## lagoon
==> flow/design.v <==
module joinC #(parameter N = 5)(
	input [N - 1 : 0] valid_in,
	output reg  [N - 1 : 0] ready_in,
	output valid_out,
	input ready_out
);
	assign valid_out = &valid_in; 
	reg[N - 1 : 0] singleValid;
	integer i, j;
	always @(*)begin
		for(i = 0; i < N; i = i + 1)begin
			singleValid[i] = 1;
			for(j = 0; j < N; j = j + 1)
				if(i != j)
					singleValid[i] = singleValid[i] & valid_in[j];
		end
		for(i = 0; i < N; i = i + 1)begin
			ready_in[i] = singleValid[i] & ready_out;
		end
	end
endmodule
module OEHB #(parameter INPUTS = 1,
		parameter OUTPUTS = 1,
		parameter DATA_IN_SIZE = 32,
		parameter DATA_OUT_SIZE = 32)
	(
		input clk,
		input rst,
		input [INPUTS * (DATA_IN_SIZE)- 1 : 0]data_in_bus,
		input [INPUTS - 1 : 0]valid_in_bus,
		output [INPUTS - 1 : 0] ready_in_bus,
		output [OUTPUTS * (DATA_OUT_SIZE) - 1 : 0]data_out_bus,
		output reg [OUTPUTS - 1 : 0]valid_out_bus,
		input 	[OUTPUTS - 1 : 0] ready_out_bus
);
	wire reg_en;
	reg [DATA_IN_SIZE - 1 : 0] data_reg;
	always@(posedge clk, posedge rst)
		if(rst)
			valid_out_bus[0] <= 0;
		else
			valid_out_bus[0] <= valid_in_bus[0] | ~ready_in_bus[0];
	always@(posedge clk, posedge rst)
		if(rst)
			data_reg <= 0;
		else if(reg_en)
			data_reg <= data_in_bus[0 * DATA_IN_SIZE +: DATA_IN_SIZE];
	assign data_out_bus[0 * DATA_OUT_SIZE +: DATA_OUT_SIZE] = data_reg;
	assign ready_in_bus[0] = ~valid_out_bus[0] | ready_out_bus[0];
	assign reg_en = ready_in_bus[0] & valid_in_bus[0];
endmodule
module delay_buffer #(parameter SIZE = 32) (
	input clk, rst,
	input valid_in, ready_in,
	output valid_out
);
	reg [SIZE - 1 : 0] shift_reg;
	always @(posedge clk)begin
		if(ready_in | rst)
			shift_reg[0] <= valid_in;
	end
	always @(posedge clk)begin
		if(rst)
			shift_reg[SIZE - 1 : 1] <= 0;
		else if(ready_in)
			shift_reg[SIZE - 1 : 1] <= shift_reg[SIZE - 2 : 0];
	end
	assign valid_out = shift_reg[SIZE - 1];
endmodule
module mul_4_stage (
	input clk, ce,
	input[31 : 0] a,
	input [31 : 0] b,
	output [31 : 0] p
);
	reg [31 : 0] a_reg, b_reg, q0, q1, q2;
	wire [63 : 0] mul_wire;
	assign mul_wire = a_reg * b_reg;
	wire [31 : 0] mul;
	assign mul = mul_wire[31 : 0];
	always @(posedge clk)
		if(ce)begin
			a_reg <= a;
			b_reg <= b;
			q0 <= mul;
			q1 <= q0;
			q2 <= q1;
		end
	assign p = q2;
endmodule
module mul_op #(parameter INPUTS = 2,
		parameter OUTPUTS = 1,
		parameter DATA_IN_SIZE = 32,
		parameter DATA_OUT_SIZE = 32)
		(
		input clk,
		input rst,
		input [INPUTS * (DATA_IN_SIZE)- 1 : 0]data_in_bus,
		input [INPUTS - 1 : 0]valid_in_bus,
		output [INPUTS - 1 : 0] ready_in_bus,
		output [OUTPUTS * (DATA_OUT_SIZE) - 1 : 0]data_out_bus,
		output [OUTPUTS - 1 : 0]valid_out_bus,
		input 	[OUTPUTS - 1 : 0] ready_out_bus
);
	localparam LATENCY = 4;
	wire [2 * DATA_OUT_SIZE - 1 : 0] temp_result;
	wire join_valid;
	wire buff_valid, oehb_valid, oehb_ready;
	wire oehb_dataOut, oehb_datain;
	joinC #(.N(INPUTS)) add_fork(.valid_in(valid_in_bus), .ready_in(ready_in_bus), .valid_out(join_valid), .ready_out(oehb_ready));
	mul_4_stage multiply_unit (.clk(clk), .ce(oehb_ready), .a(data_in_bus[0 * DATA_IN_SIZE +: DATA_IN_SIZE]), .b(data_in_bus[1 * DATA_IN_SIZE +: DATA_IN_SIZE]), .p(data_out_bus[0 * DATA_OUT_SIZE +: DATA_OUT_SIZE]));
	delay_buffer #(.SIZE(LATENCY - 1))delay_buff(.clk(clk), .rst(rst), .valid_in(join_valid), .ready_in(oehb_ready), .valid_out(buff_valid));
	OEHB #(.INPUTS(1), .OUTPUTS(1), .DATA_IN_SIZE(1), .DATA_OUT_SIZE(1)) oehb_buffer (.clk(clk), .rst(rst),
										 .data_in_bus(1'b0), .valid_in_bus(buff_valid), .ready_in_bus(oehb_ready),
										 .data_out_bus(oehb_dataOut), .valid_out_bus(valid_out_bus[0]), .ready_out_bus(ready_out_bus[0]));
endmodule
==> flow/config.mk <==
export PLATFORM = sky130hd
export DESIGN_NAME = mul_op
export DESIGN_NICKNAME = mul_op
export VERILOG_FILES = /design/flow/design.v
export SDC_FILE = /design/flow/constraint.sdc
export NUM_CORES = 4
export LEC_CHECK = 0
export ABC_AREA = 1
export CAP_MARGIN = 20
export CORE_MARGIN = 2
export CORE_UTILIZATION = 72
export CTS_CLUSTER_DIAMETER = 227
export CTS_CLUSTER_SIZE = 94
export SETUP_SLACK_MARGIN = 0.66
export SLEW_MARGIN = 20
==> flow/constraint.sdc <==
create_clock -name core_clock -period 3.52 [get_ports {clk}]
set_input_delay 0.7040 -clock core_clock [delete_from_list [all_inputs] [get_ports {clk}]]
set_output_delay 0.7040 -clock core_clock [all_outputs]
set_load 0.01 [all_outputs]
run.sh (not shown) runs the stock make flow with config.mk's settings and CLKGATE_MAP_FILE=.
lagoon -> stages 100% | layout checks FAIL | negative setup slack
Modified inputs, ember compared to lagoon
- a deleted SETUP_SLACK_MARGIN that had been 0.66
- a deleted ABC_AREA that had been 1
- a deleted CTS_CLUSTER_SIZE that had been 94
- a change of CAP_MARGIN from 20 to 40
- a deleted CTS_CLUSTER_DIAMETER that had been 227
- a change of the clock period (ns, I/O delays scaled along) from 3.52 to 6.49
### Flow results
- ember: flow complete, layout not clean; failing: negative setup slack
- Wire length of the first global-routing pass, lagoon and ember: larger value in lagoon
- Overall global routing resource usage (lower): ember
- ember against lagoon: number of global-route vias before repair moved down; met1 usage moved down; number of antenna repair diodes moved down; number of setup violations in the final report moved down.
- Of the two values seen for top metal layer carrying routed signals, met4 was produced by ember and met5 by lagoon.
- Compared to lagoon, ember has number of antenna violations at the first check in global routing 4 lower.
- ember: worst setup slack 3470 ps above lagoon
What nickel does differently from ember at the input level:
- PLACE_DENSITY_LB_ADDON now 0.26, previously not set
- SETUP_SLACK_MARGIN now 0.13, previously not set
- CAP_MARGIN now 20, was 40
- the clock period (ns, I/O delays scaled along) now 7.14, was 6.49
Results
nickel | status: complete | timing, DRC, antenna: pass
Diff ember -> nickel | tally of filler cells in the layout | increase of 252
Sequential cell area fraction in the yosys report came out exactly the same in ember and nickel.
Wire length per cell, ember and nickel: smaller value in nickel
Between nickel and ember, it is nickel whose minimum setup slack after placement is higher, by 670 ps.
Final cell count, ember and nickel: smaller value in nickel

* * *

RTL: the design.v shown in full above, as it stands there.
clock: 6.36 ns
lec_check: 0
abc_area: 1
cap_margin: 20
cell_pad_in_sites_global_placement: 1
core_margin: 2
core_utilization: 71
cts_cluster_diameter: 27
max_routing_layer: met4
min_routing_layer: met1
place_density_lb_addon: 0.21
setup_slack_margin: -0.4
slew_margin: 0
The first run never finished: it broke off in global placement.
Change:
==> flow/config.mk (replaced) <==
export PLATFORM = sky130hd
export DESIGN_NAME = mul_op
export DESIGN_NICKNAME = mul_op
export VERILOG_FILES = /design/flow/design.v
export SDC_FILE = /design/flow/constraint.sdc
export NUM_CORES = 4
export LEC_CHECK = 0
export CAP_MARGIN = 20
export CELL_PAD_IN_SITES_GLOBAL_PLACEMENT = 1
export CORE_MARGIN = 7
export CORE_UTILIZATION = 17
export MIN_ROUTING_LAYER = met1
export PLACE_DENSITY_LB_ADDON = 0.05
export SETUP_SLACK_MARGIN = 1.94
export SLEW_MARGIN = 20
==> flow/constraint.sdc (replaced) <==
create_clock -name core_clock -period 12.9 [get_ports {clk}]
set_input_delay 2.5800 -clock core_clock [delete_from_list [all_inputs] [get_ports {clk}]]
set_output_delay 2.5800 -clock core_clock [all_outputs]
set_load 0.01 [all_outputs]
Outcome: The new run ran to the end with no violations; die size rose to 4.1 times its value; synthesized area shrinks by 5.1%; synthesized cell count falls by 25%.
Change:
==> flow/config.mk (replaced) <==
export PLATFORM = sky130hd
export DESIGN_NAME = mul_op
export DESIGN_NICKNAME = mul_op
export VERILOG_FILES = /design/flow/design.v
export SDC_FILE = /design/flow/constraint.sdc
export NUM_CORES = 4
export LEC_CHECK = 0
export CAP_MARGIN = 20
export CORE_MARGIN = 2
export CORE_UTILIZATION = 10
export SLEW_MARGIN = 20
==> flow/constraint.sdc (replaced) <==
create_clock -name core_clock -period 8.92 [get_ports {clk}]
set_input_delay 1.7840 -clock core_clock [delete_from_list [all_inputs] [get_ports {clk}]]
set_output_delay 1.7840 -clock core_clock [all_outputs]
set_load 0.01 [all_outputs]
=>
- worst setup slack loses 3.2 ns
- sequential share of layout area came out lower by 1.0 points
- first-iteration DRC count came out higher by 65%
- worst hold slack loses 0.0060 ns
- critical path depth came out higher by 2
- non-clock buffer count came out lower by 13
- die area came out higher by about 60%
- routed wire length came out lower by about 20%
- final area came out higher by 5.3%
- clock-buffer cell count came out higher by 1

* * *

RTL: the design.v shown in full above, as it stands there.
make LEC_CHECK=0 ABC_AREA=1 CAP_MARGIN=5 CELL_PAD_IN_SITES_GLOBAL_PLACEMENT=1 CORE_ASPECT_RATIO=0.89 CORE_MARGIN=7 CORE_UTILIZATION=60 CTS_CLUSTER_DIAMETER=202 CTS_CLUSTER_SIZE=46 GPL_ROUTABILITY_DRIVEN=1 GPL_TIMING_DRIVEN=0 HOLD_SLACK_MARGIN=0.07 MAX_ROUTING_LAYER=met4 MIN_ROUTING_LAYER=met1 PLACE_DENSITY_LB_ADDON=0.05 SETUP_SLACK_MARGIN=1.94 SLEW_MARGIN=15 TNS_END_PERCENT=95 finish   # period 12.9 ns
The starting point completed without violations.
==> next run, changes <==
ABC_AREA = unset   (was 1)
CAP_MARGIN = 20   (was 5)
CORE_ASPECT_RATIO = 0.5   (was 0.89)
CORE_UTILIZATION = 61   (was 60)
CTS_CLUSTER_DIAMETER = 240   (was 202)
CTS_CLUSTER_SIZE = 99   (was 46)
GPL_ROUTABILITY_DRIVEN = unset   (was 1)
GPL_TIMING_DRIVEN = unset   (was 0)
HOLD_SLACK_MARGIN = unset   (was 0.07)
MAX_ROUTING_LAYER = unset   (was met4)
PLACE_DENSITY_LB_ADDON = unset   (was 0.05)
SETUP_SLACK_MARGIN = -1.1   (was 1.94)
SLEW_MARGIN = 20   (was 15)
TNS_END_PERCENT = unset   (was 95)
Wire length drops by 22%.
Area after synthesis falls by 5.1%.
First-iteration DRC count decreases by 34%.
Non-clock buffer count is lower by 97.
Die area goes down by 5.5%.
Count of clock-buffer cells in the layout stays the same.
